==> inputs of fjord <==
==> flow/design.v <==
module cpu_design (reset, clock, write_read, M_address, M_data_in, M_data_out,overflow,status);
input reset,clock;
input[7:0] M_data_in;
output reg write_read,overflow;
output reg [7:0] M_data_out;
output reg[11:0] M_address;
reg[15:0] IR;
reg[7:0] MDR;
reg[11:0] MAR,PC;
reg [7:0]R0;
reg [7:0]R1;
reg [7:0]R2;
reg [7:0]R3;
reg [7:0]A;
reg [8:0]F;
output reg[2:0] status;
parameter idle=4'b0000, load=4'b0001, move=4'b0010, add=4'b0011, sub=4'b0100, AND=4'b0101;
parameter OR=4'b0110, XOR=4'b0111, shrp=4'b1000, shlp=4'b1001, swap=4'b1010, jmp=4'b1011;
parameter jz=4'b1100, read=4'b1101, write=4'b1110, stop=4'b1111; 
always@(*)  
begin
	if((reset==1)&&(status==3)&&(IR[15:12]==write)) 
		write_read=1'b1; 
	else
		write_read=1'b0; 
	M_address=MAR;
	M_data_out=MDR;
	overflow=F[8]^F[7];
 end
always @(negedge clock or negedge reset) 
begin
	if(reset==1'b0)
	begin
		MAR<=12'b000000000000;
		status<=3'b000; 
	end
	else  
		case (status)
			3'b000: begin
						status<=3'b001;
						MAR<=PC;
						case(IR[9:8])
							2'b00: A<=R0;
							2'b01: A<=R1;
							2'b10: A<=R2;
							2'b11: A<=R3;
						endcase
					end
			3'b001: begin
						if(IR[15:12]==stop)status<=1;
						else if (IR[15:12]==swap|| (IR[15:12]==jmp)|| IR[15:12]==jz || IR[15:12]==read || IR[15:12]==write) 
							status<=3'b010;
						else
							status<=3'b000;
					end
			3'b010:begin 
						if(IR[15:12]==swap)
							status <= 3'b000;
						else if ((IR[15:12]==jmp)||(IR[15:12]==read)||(IR[15:12]==write))
						begin
							MAR <= IR[11:0];
							status <= 3'b011;
						end
						else if((IR[15:12]==jz)&& (R0[7:0] == 8'b0000_0000)) 
						begin
							MAR <= IR[11:0];
							status <= 3'b011;
						end
						else
						begin
							MAR <= PC;
							status <= 3'b011;
						end
					end
			3'b011:begin
						if((IR[15:12]==write) || (IR[15:12]==read))
						begin
							MAR<=PC;
							status<=3'b100;
						end
						else
							status<=3'b000;
					 end
			3'b100:begin
						status<=3'b000;
					 end
			default:status<=3'b000;
		endcase
end
always@(posedge clock or negedge reset) 
begin
	if(reset==1'b0) 
	begin
		IR<=16'h0000;
		PC<=12'b000000000000;
		MDR<=8'b00000000;
		R0<=8'b00000000;
		R1<=8'b00000000;
		R2<=8'b00000000;
		F=9'b000000000;
		R3<=8'b00000000; 
	end
	else
	begin
		case (status)
			3'b000: begin
						IR[15:8]<=M_data_in;
						IR[7:0]<=8'b00000000; 
						PC<=PC+12'b000000000001; 
					end  
			3'b001: begin  
						case(IR[15:12]) 
							load: R0<={4'b0000,IR[11:8]}; 
							swap:begin
									case(IR[11:10])
										2'b00:begin
													case(IR[9:8])
														2'b00:R0<=R0;
														2'b01:R1<=R0;
														2'b10:R2<=R0;
														2'b11:R3<=R0;
													endcase
												end
										2'b01:begin
													case(IR[9:8])
														2'b00:R0<=R1;
														2'b01:R1<=R1;
														2'b10:R2<=R1;
														2'b11:R3<=R1;
													endcase
												end
										2'b10:begin
													case(IR[9:8])
														2'b00:R0<=R2;
														2'b01:R1<=R2;
														2'b10:R2<=R2;
														2'b11:R3<=R2;
													endcase
												end
										2'b11:begin
													case(IR[9:8])
														2'b00:R0<=R3;
														2'b01:R1<=R3;
														2'b10:R2<=R3;
														2'b11:R3<=R3;
													endcase
												end
									endcase
								  end
							shlp:begin 
									case(IR[11:10]) 
										2'b00:R0<=R0<<1;
										2'b01:R1<=R1<<1;
										2'b10:R2<=R2<<1;
										2'b11:R3<=R3<<1;
									endcase
								  end
							shrp:begin
									case(IR[11:10]) 
										2'b00:R0<=R0>>1;
										2'b01:R1<=R1>>1;
										2'b10:R2<=R2>>1;
										2'b11:R3<=R3>>1;
									endcase
								  end
							add:begin
									case(IR[11:10])
										2'b00:begin
													F=A+R0;
													R0<=F[7:0];
												end
										2'b01:begin
													F=A+R1;
													R1<=F[7:0];
												end
										2'b10:begin
													F=A+R2;
													R2<=F[7:0];
												end
										2'b11:begin
													F=A+R3;
													R3<=F[7:0];
												end
									endcase
								 end
							sub:begin
									case(IR[11:10])
										2'b00:begin
													F=R0-A;
													R0<=F[7:0];
												end
										2'b01:begin
													F=R1-A;
													R1<=F[7:0];
												end
										2'b10:begin
													F=R2-A;
													R2<=F[7:0];
												end
										2'b11:begin
													F=R3-A;
													R3<=F[7:0];
												end
									endcase
								 end
							move:begin
										case(IR[11:10])
											2'b00:R0<=A;
											2'b01:R1<=A;
											2'b10:R2<=A;
											2'b11:R3<=A;
										endcase
								  end
							AND:begin
									case(IR[11:10])
										2'b00:R0=R0 & A;
										2'b01:R1=R1 & A;
										2'b10:R2=R2 & A;
										2'b11:R3=R3 & A;
									endcase
								 end
							OR:begin
									case(IR[11:10])
										2'b00:R0=R0 | A;
										2'b01:R1=R1 | A;
										2'b10:R2=R2 | A;
										2'b11:R3=R3 | A;
									endcase
								end
							XOR:begin
									case(IR[11:10])
										2'b00:R0=R0 ^ A;
										2'b01:R1=R1 ^ A;
										2'b10:R2=R2 ^ A;
										2'b11:R3=R3 ^ A;
									endcase
								 end
							default:;
						endcase
					end 
			3'b010:begin
						case(IR[15:12])
							swap:begin
									case(IR[11:10])
										2'b00:R0<=A;
										2'b01:R1<=A;
										2'b10:R2<=A;
										2'b11:R3<=A;
									endcase
								  end
							read:begin
									IR[7:0]<=M_data_in;
									PC<=PC+12'b000000000001;
								  end
							write:begin
										IR[7:0]<=M_data_in;
										PC<=PC+12'b000000000001;
										MDR<=R0;
									end
							jmp:begin
									IR[7:0]<=M_data_in;
									PC<=PC+12'b000000000001;
								 end
							jz:begin
									IR[7:0]<=M_data_in;
									PC<=PC+12'b000000000001;
								end
						endcase
					 end
			3'b011:begin
						case(IR[15:12])
							jmp:begin
										PC<=IR[11:0];
									end
							jz:begin
									if(R0==8'b00000000)
										PC<=IR[11:0];
								end
							read:begin
									R0<=M_data_in;
								end
							default:;
						endcase
					 end
			3'b100:begin
					 end
			default:; 
		endcase
	end
end 
endmodule
==> flow/run.sh <==
#!/bin/bash
# the make line also repeats each setting of config.mk as NAME=value (left out here)
make -C /OpenROAD-flow-scripts/flow DESIGN_CONFIG=/design/flow/config.mk WORK_HOME=/design/flow/orfs CLKGATE_MAP_FILE= finish
==> flow/config.mk <==
export PLATFORM = sky130hd
export DESIGN_NAME = cpu_design
export DESIGN_NICKNAME = cpu_design
export VERILOG_FILES = /design/flow/design.v
export SDC_FILE = /design/flow/constraint.sdc
export NUM_CORES = 4
export LEC_CHECK = 0
export CAP_MARGIN = 25
export CELL_PAD_IN_SITES_DETAIL_PLACEMENT = 0
export CELL_PAD_IN_SITES_GLOBAL_PLACEMENT = 3
export CORE_ASPECT_RATIO = 0.84
export CORE_MARGIN = 3
export CORE_UTILIZATION = 40
export CTS_CLUSTER_SIZE = 56
export GPL_ROUTABILITY_DRIVEN = 0
export GPL_TIMING_DRIVEN = 1
export HOLD_SLACK_MARGIN = -0.04
export PLACE_DENSITY_LB_ADDON = 0.01
export SLEW_MARGIN = 10
export TNS_END_PERCENT = 40
==> flow/constraint.sdc <==
create_clock -name core_clock -period 6.4 [get_ports {clock}]
set_input_delay 1.2800 -clock core_clock [delete_from_list [all_inputs] [get_ports {clock}]]
set_output_delay 1.2800 -clock core_clock [all_outputs]
set_load 0.01 [all_outputs]
==> inputs of lagoon, as changes to fjord <==
Settings changed: CAP_MARGIN 25 to 20, CELL_PAD_IN_SITES_DETAIL_PLACEMENT 0 to unset, CELL_PAD_IN_SITES_GLOBAL_PLACEMENT 3 to unset, CORE_ASPECT_RATIO 0.84 to unset, CORE_MARGIN 3 to 7, CTS_CLUSTER_SIZE 56 to 48, GPL_ROUTABILITY_DRIVEN 0 to unset, GPL_TIMING_DRIVEN 1 to unset, HOLD_SLACK_MARGIN -0.04 to unset, PLACE_DENSITY_LB_ADDON 0.01 to unset, SLEW_MARGIN 10 to 20, TNS_END_PERCENT 40 to unset.
==> flow/constraint.sdc (replaced) <==
create_clock -name core_clock -period 8.0 [get_ports {clock}]
set_input_delay 1.6000 -clock core_clock [delete_from_list [all_inputs] [get_ports {clock}]]
set_output_delay 1.6000 -clock core_clock [all_outputs]
set_load 0.01 [all_outputs]
==> inputs of cedar, as changes to fjord <==
Settings changed: CAP_MARGIN 25 to 20, CELL_PAD_IN_SITES_DETAIL_PLACEMENT 0 to unset, CELL_PAD_IN_SITES_GLOBAL_PLACEMENT 3 to unset, CORE_ASPECT_RATIO 0.84 to unset, CORE_MARGIN 3 to 2, CTS_CLUSTER_DIAMETER set to 333, CTS_CLUSTER_SIZE 56 to 13, GPL_ROUTABILITY_DRIVEN 0 to unset, GPL_TIMING_DRIVEN 1 to unset, HOLD_SLACK_MARGIN -0.04 to unset, PLACE_DENSITY_LB_ADDON 0.01 to unset, SLEW_MARGIN 10 to 20.
==> flow/constraint.sdc (replaced) <==
create_clock -name core_clock -period 8.0 [get_ports {clock}]
set_input_delay 1.6000 -clock core_clock [delete_from_list [all_inputs] [get_ports {clock}]]
set_output_delay 1.6000 -clock core_clock [all_outputs]
set_load 0.01 [all_outputs]
==> inputs of onyx, as changes to fjord <==
Settings changed: CAP_MARGIN 25 to 20, CELL_PAD_IN_SITES_DETAIL_PLACEMENT 0 to unset, CELL_PAD_IN_SITES_GLOBAL_PLACEMENT 3 to unset, CORE_ASPECT_RATIO 0.84 to unset, CORE_MARGIN 3 to 2, CORE_UTILIZATION 40 to 68, CTS_CLUSTER_SIZE 56 to unset, GPL_ROUTABILITY_DRIVEN 0 to unset, GPL_TIMING_DRIVEN 1 to unset, HOLD_SLACK_MARGIN -0.04 to unset, PLACE_DENSITY_LB_ADDON 0.01 to unset, SLEW_MARGIN 10 to 20, TNS_END_PERCENT 40 to unset.
==> flow/constraint.sdc (replaced) <==
create_clock -name core_clock -period 7.69 [get_ports {clock}]
set_input_delay 1.5380 -clock core_clock [delete_from_list [all_inputs] [get_ports {clock}]]
set_output_delay 1.5380 -clock core_clock [all_outputs]
set_load 0.01 [all_outputs]
==> results <==
| quantity | lagoon | fjord | onyx | cedar |
|---|---|---|---|---|
| Per-cell via count in the routed design | 6.680 | 6.551 | 7.533 | 6.612 |
| Clk latency late pin | 0.43 ns | 0.42 ns | 0.43 ns | 0.43 ns |
| Outcome | finished clean | finished clean | finished clean | finished clean |
| Top fanout value on the critical path | 10 | 3 | 10 | 10 |
| Cell total after placement | 1690 | 1714 | 1565 | 1687 |
| Crit Reg-Reg Startpoint | A[0] | A[0] | A[0] | A[3] |
| Final routed wire length divided by cell count | 25.84 um | 28.37 um | 26.46 um | 25.65 um |
| Clock edge transition at the registers on the reported setup and hold paths | 0.06 ns | 0.05 ns | 0.06 ns | 0.06 ns |
| Clock network area share | 0.02715 | 0.02583 | 0.02887 | 0.02751 |
| First-pass GRT wire length | 67.19 mm | 73.13 mm | 63.09 mm | 66.28 mm |
| Area of all placed cells without fillers | 11890 um2 | 12110 um2 | 11740 um2 | 11870 um2 |
| Detailed route wirelength on metal2 | 19.81 mm | 19.59 mm | 17.40 mm | 19.71 mm |
| Sequential portion of the cell area | 0.1993 | 0.1957 | 0.2018 | 0.1997 |
| Post-Route Hold Slack | 0.4214 ns | 0.4235 ns | 0.4248 ns | 0.4241 ns |
| Multi-input combinational area share | 0.6543 | 0.6424 | 0.6619 | 0.6553 |
| Half-perimeter wire length after placement | 31.07 mm | 35.26 mm | 29.21 mm | 30.84 mm |
| Number of logged tool warnings | 107 | 107 | 109 | 107 |
| Antenna violations before repair | 0 | 1 | 1 | 0 |
